== exp/umber ==
// top_nexys_a7
module top_nexys_a7 (
    input logic clock,       
    input logic reset,
    input logic hx711_data_in,
    output logic hx711_sclk_out,
    output logic [5:0] states_led,
    output logic [7:0] DDP,
    output logic [7:0] AN
);
For scale: ~5700 cells after synthesis, ~620 flip-flops, roughly 26 I/O pins, ~50000 um2 of cells after synthesis.
==> flow/config.mk <==
export PLATFORM = sky130hd
export DESIGN_NAME = top_nexys_a7
export DESIGN_NICKNAME = top_nexys_a7
export VERILOG_FILES = /design/flow/design.v
export SDC_FILE = /design/flow/constraint.sdc
export NUM_CORES = 4
export LEC_CHECK = 0
export CAP_MARGIN = 20
export CELL_PAD_IN_SITES_DETAIL_PLACEMENT = 1
export CELL_PAD_IN_SITES_GLOBAL_PLACEMENT = 0
export CORE_MARGIN = 2
export CORE_UTILIZATION = 31
export HOLD_SLACK_MARGIN = -0.1
export MAX_ROUTING_LAYER = met4
export MIN_ROUTING_LAYER = met2
export PLACE_DENSITY = 0.36
export SLEW_MARGIN = 20
==> flow/constraint.sdc <==
create_clock -name core_clock -period 40.0 [get_ports {clock}]
set_input_delay 8.0000 -clock core_clock [delete_from_list [all_inputs] [get_ports {clock}]]
set_output_delay 8.0000 -clock core_clock [all_outputs]
set_load 0.01 [all_outputs]
run.sh (not shown) runs the stock make flow with config.mk's settings and CLKGATE_MAP_FILE=.
The following lists how exp/lagoon was set up differently from exp/umber:
- CORE_UTILIZATION now 72, was 31
- PLACE_DENSITY no longer set, was 0.36
- CTS_CLUSTER_SIZE now 22, previously not set
- MAX_ROUTING_LAYER no longer set, was met4
- HOLD_SLACK_MARGIN no longer set, was -0.1
- CELL_PAD_IN_SITES_GLOBAL_PLACEMENT no longer set, was 0
- CTS_CLUSTER_DIAMETER now 29, previously not set
- MIN_ROUTING_LAYER no longer set, was met2
- SETUP_SLACK_MARGIN now 2.16, previously not set
- CELL_PAD_IN_SITES_DETAIL_PLACEMENT no longer set, was 1
- the clock period (ns, I/O delays scaled along) now 15.0, was 40.0
Findings:
- exp/lagoon terminated abnormally: 5_1_grt reported GRT-0116.
- exp/umber -> exp/lagoon: die extent in y decreased by more than a quarter
- From exp/umber to exp/lagoon the numbers moved as follows: worst setup slack before clock tree synthesis lower; post-synthesis cell count roughly the same; post-synth area from yosys stat roughly the same; post-placement cell area higher.
- Deepest level of the CTS H-tree came out exactly the same in exp/umber and exp/lagoon.
- NOTE: die size in exp/lagoon falls short of that of exp/umber
diff inputs: exp/lagoon => exp/indigo
- CTS_CLUSTER_DIAMETER removed (was 29)
- ABC_AREA newly set to 1
- CTS_CLUSTER_SIZE removed (was 22)
- CORE_UTILIZATION changed from 72 to 68
- SETUP_SLACK_MARGIN removed (was 2.16)
- the clock period (ns, I/O delays scaled along) changed from 15.0 to 43.1
Results
- Having completed the whole flow, exp/indigo delivered a layout that passed the timing, design-rule and antenna checks.
- Compared with exp/lagoon, exp/indigo shows a cell area after technology mapping that is 900 um2 lower.
- Total die area went up by a few percent going from exp/lagoon to exp/indigo.
- Going from exp/lagoon to exp/indigo, standard-cell row count grows by about 2%.
For exp/fjord, these inputs were changed with respect to exp/indigo:
- setting PLACE_DENSITY to 0.78 for the first time
- setting SETUP_SLACK_MARGIN to 3.53 for the first time
- setting CTS_CLUSTER_DIAMETER to 32 for the first time
- changing CORE_UTILIZATION from 68 to 72
- setting CTS_CLUSTER_SIZE to 15 for the first time
- changing the clock period (ns, I/O delays scaled along) from 43.1 to 12.7
[flow] exp/fjord | stages: complete | final checks: fail | reason: negative setup slack
exp/indigo: all stages complete, timing, DRC and antenna checks passed
Looking at slowest stage cell on the critical path, the clkdlybuf4s50_1 result is from exp/indigo; the dfrtp_1 one comes from exp/fjord.
Run comparison: exp/fjord destination of the critical timing path DDP[3]; exp/indigo destination of the critical timing path DDP[4]
Per the comparison of exp/fjord with exp/indigo, die area saw a decrease; cell-internal power higher; clock buffer count grew by 14%; post-synthesis area per instance did not really move; number of rows created at floorplan went down.
exp/indigo -> exp/fjord: number of hold violations in the final report delta 0, exact match
exp/fjord vs exp/indigo, instance count: exp/fjord higher
exp/fjord -> exp/indigo: worst hold slack across all endpoints flat
Compared with exp/indigo, exp/fjord has less setup slack.
Per the comparison of exp/fjord with exp/indigo, final period utilization now sits higher, proportion of cell area occupied by registers lower.

top_nexys_a7 again, from the RTL that the note above started with.
// top_nexys_a7
module top_nexys_a7 (
    input logic clock,       
    input logic reset,
    input logic hx711_data_in,
    output logic hx711_sclk_out,
    output logic [5:0] states_led,
    output logic [7:0] DDP,
    output logic [7:0] AN
);
==> flow/config.mk <==
export PLATFORM = sky130hd
export DESIGN_NAME = top_nexys_a7
export DESIGN_NICKNAME = top_nexys_a7
export VERILOG_FILES = /design/flow/design.v
export SDC_FILE = /design/flow/constraint.sdc
export NUM_CORES = 4
export LEC_CHECK = 0
export CAP_MARGIN = 20
export CELL_PAD_IN_SITES_GLOBAL_PLACEMENT = 3
export CORE_MARGIN = 7
export CORE_UTILIZATION = 56
export CTS_CLUSTER_SIZE = 70
export GPL_ROUTABILITY_DRIVEN = 0
export GPL_TIMING_DRIVEN = 0
export MIN_ROUTING_LAYER = met1
export PLACE_DENSITY_LB_ADDON = 0.08
export SLEW_MARGIN = 20
==> flow/constraint.sdc <==
create_clock -name core_clock -period 29.5 [get_ports {clock}]
set_input_delay 5.9000 -clock core_clock [delete_from_list [all_inputs] [get_ports {clock}]]
set_output_delay 5.9000 -clock core_clock [all_outputs]
set_load 0.01 [all_outputs]
The baseline ended with an error in global placement without I/O, error FLW-0024.
Edit:
ABC_AREA = 1   (was unset)
CELL_PAD_IN_SITES_GLOBAL_PLACEMENT = unset   (was 3)
CORE_MARGIN = 2   (was 7)
CORE_UTILIZATION = 72   (was 56)
CTS_CLUSTER_SIZE = 74   (was 70)
GPL_ROUTABILITY_DRIVEN = unset   (was 0)
GPL_TIMING_DRIVEN = unset   (was 0)
MIN_ROUTING_LAYER = unset   (was met1)
PLACE_DENSITY = 0.36   (was unset)
PLACE_DENSITY_LB_ADDON = unset   (was 0.08)
SETUP_SLACK_MARGIN = 5.0   (was unset)
clock period = 19.3 ns   (was 29.5 ns; I/O delays follow)
Now the flow produced a layout that fails on negative setup slack; synthesized area is lower slightly; die area is lower by a quarter to a third; synthesized cell count is higher by a quarter to a third.
Power is estimated from default activity; no workload was simulated.
